Setup of v29:
Design aoc_day2, start of the top module:
module aoc_day2 (
    input         clock,
    input         reset,
    input  [63:0] data_value,
    input         data_valid,
    output        data_ready,
    output        result_valid,
    output [63:0] result_value
);
    wire [1:0] debug_unused;
    aoc aoc (
        .clock        (clock),
        .reset        (reset),
        .puzzle       (5'b00100),
        .data_value   (data_value),
        .data_valid   (data_valid),
        .data_ready   (data_ready),
        .result_valid (result_valid),
        .result_value (result_value),
        .debug        (debug_unused)
    );
endmodule
Settings: LEC_CHECK=0, CAP_MARGIN=20, CORE_MARGIN=2, CORE_UTILIZATION=72, CTS_CLUSTER_DIAMETER=97, CTS_CLUSTER_SIZE=30, MAX_ROUTING_LAYER=met4, MIN_ROUTING_LAYER=met1, PLACE_DENSITY=0.66, SLEW_MARGIN=30, TNS_END_PERCENT=95; clock period 3.06 ns.
run.sh (not shown) runs the stock make flow with config.mk's settings and CLKGATE_MAP_FILE=.
The flow for v29 finished, though final verification flagged setup timing.
Input changes introduced in v9 (baseline for comparison: v29):
Settings: removing CTS_CLUSTER_DIAMETER (formerly 97); setting SETUP_SLACK_MARGIN to 0.88 for the first time; changing SLEW_MARGIN from 30 to 20; removing CTS_CLUSTER_SIZE (formerly 30); removing TNS_END_PERCENT (formerly 95); removing MIN_ROUTING_LAYER (formerly met1); changing PLACE_DENSITY from 0.66 to 0.89; changing the clock period (ns, I/O delays scaled along) from 3.06 to 3.18.
### Flow results
v9 did not finish: a tool error stopped it during global routing (5_1_grt). Diff v29 -> v9 | placement-stage worst setup slack | increase of 0.22 ns. As far as area reported by Yosys stat goes, v9 and v29 are indistinguishable; the numbers are identical. Reported for v29 and v9, instance tally after logic synthesis turned out identical to the last digit. Compared with v29, v9 shows count of cells resized by post-cts repair that has gone up by more than 100%. Against v29, placed wire-length estimate in v9 came out better. Diff v29 -> v9: synthesized area shows no meaningful change, number of buffer cells added on primary ports shows no meaningful change. Diff v29 -> v9: total number of H-tree levels climbed 1; weighted congestion at the end of routability-driven global placement increased by about 1.9% relative to the old numbers. Diff v29 -> v9 | placed standard-cell area | down slightly.
Modified inputs, v4 compared to v9
Settings: a deleted SETUP_SLACK_MARGIN that had been 0.88; a change of CORE_UTILIZATION from 72 to 40; a deleted MAX_ROUTING_LAYER that had been met4; a deleted PLACE_DENSITY that had been 0.89; a change of the clock period (ns, I/O delays scaled along) from 3.18 to 3.93.
Notes after the runs:
- v4: done, clean on timing, DRC and antenna
- [compare] base=v9 new=v4: die size went up 27,000 um2, number of buffers created by CTS went up, count of buffers inserted at the top-level ports held steady.

========
Starting RTL as in the previous note.
Settings: LEC_CHECK=0, CAP_MARGIN=15, CORE_MARGIN=2, CORE_UTILIZATION=72, CTS_CLUSTER_DIAMETER=50, CTS_CLUSTER_SIZE=30, MIN_ROUTING_LAYER=met1, PLACE_DENSITY=0.66, SETUP_SLACK_MARGIN=0.81, SLEW_MARGIN=30, TNS_END_PERCENT=95; clock period 3.27 ns.
The first run stopped in global routing on GRT-0232.
Edit:
==> flow/config.mk (replaced) <==
export PLATFORM = sky130hd
export DESIGN_NAME = aoc_day2
export DESIGN_NICKNAME = aoc_day2
export VERILOG_FILES = /design/flow/design.v
export SDC_FILE = /design/flow/constraint.sdc
export NUM_CORES = 4
export LEC_CHECK = 0
export CAP_MARGIN = 20
export CORE_MARGIN = 2
export CORE_UTILIZATION = 40
export SLEW_MARGIN = 20
==> flow/constraint.sdc (replaced) <==
create_clock -name core_clock -period 5.0 [get_ports {clock}]
set_input_delay 1.0000 -clock core_clock [delete_from_list [all_inputs] [get_ports {clock}]]
set_output_delay 1.0000 -clock core_clock [all_outputs]
set_load 0.01 [all_outputs]
Result: The changed run completed with no timing, DRC or antenna violations; die area increases by 78%; area after synthesis does not change; synthesized cell count is unchanged.
Edit:
--- a/flow/config.mk
+++ b/flow/config.mk
@@ -6,6 +6,10 @@
 export NUM_CORES = 4
 export LEC_CHECK = 0
+export ABC_AREA = 1
 export CAP_MARGIN = 20
+export CELL_PAD_IN_SITES_GLOBAL_PLACEMENT = 1
 export CORE_MARGIN = 2
 export CORE_UTILIZATION = 40
+export CTS_CLUSTER_SIZE = 85
+export PLACE_DENSITY_LB_ADDON = 0.09
 export SLEW_MARGIN = 20
Effect:
- final area grows by roughly a tenth
- die size is higher by roughly a tenth
- via count went up by about a fifth
- synthesized area increases by roughly a tenth
Edit:
==> flow/config.mk (replaced) <==
export PLATFORM = sky130hd
export DESIGN_NAME = aoc_day2
export DESIGN_NICKNAME = aoc_day2
export VERILOG_FILES = /design/flow/design.v
export SDC_FILE = /design/flow/constraint.sdc
export NUM_CORES = 4
export LEC_CHECK = 0
export CAP_MARGIN = 20
export CORE_MARGIN = 2
export CORE_UTILIZATION = 68
export CTS_CLUSTER_SIZE = 41
export SLEW_MARGIN = 20
==> flow/constraint.sdc (replaced) <==
create_clock -name core_clock -period 3.22 [get_ports {clock}]
set_input_delay 0.6440 -clock core_clock [delete_from_list [all_inputs] [get_ports {clock}]]
set_output_delay 0.6440 -clock core_clock [all_outputs]
set_load 0.01 [all_outputs]
- via count goes down by about 14%
- total power went up by 28%
- wire length drops by 26%
- critical path depth increases by 1
- setup slack gets worse by 1.5 ns
- synthesized cell count came out lower by 29%
- worst hold slack gets worse by 0.043 ns
- utilization went up by 35 points
- cell count fell by about 30%
- die area fell by about 50%
- final area drops by 8.6%
Edit:
--- a/flow/config.mk
+++ b/flow/config.mk
@@ -6,7 +6,7 @@
 export NUM_CORES = 4
 export LEC_CHECK = 0
+export ABC_AREA = 1
 export CAP_MARGIN = 20
 export CORE_MARGIN = 2
-export CORE_UTILIZATION = 68
-export CTS_CLUSTER_SIZE = 41
+export CORE_UTILIZATION = 65
 export SLEW_MARGIN = 20
==> flow/constraint.sdc (replaced) <==
create_clock -name core_clock -period 1.14 [get_ports {clock}]
set_input_delay 0.2280 -clock core_clock [delete_from_list [all_inputs] [get_ports {clock}]]
set_output_delay 0.2280 -clock core_clock [all_outputs]
set_load 0.01 [all_outputs]
After rerunning: The new run did not get past global routing. Die size came out higher by 19%. Area after synthesis came out higher by 14%. Synthesized cell count came out higher by 41%.
Power and IR drop assume default switching activity.
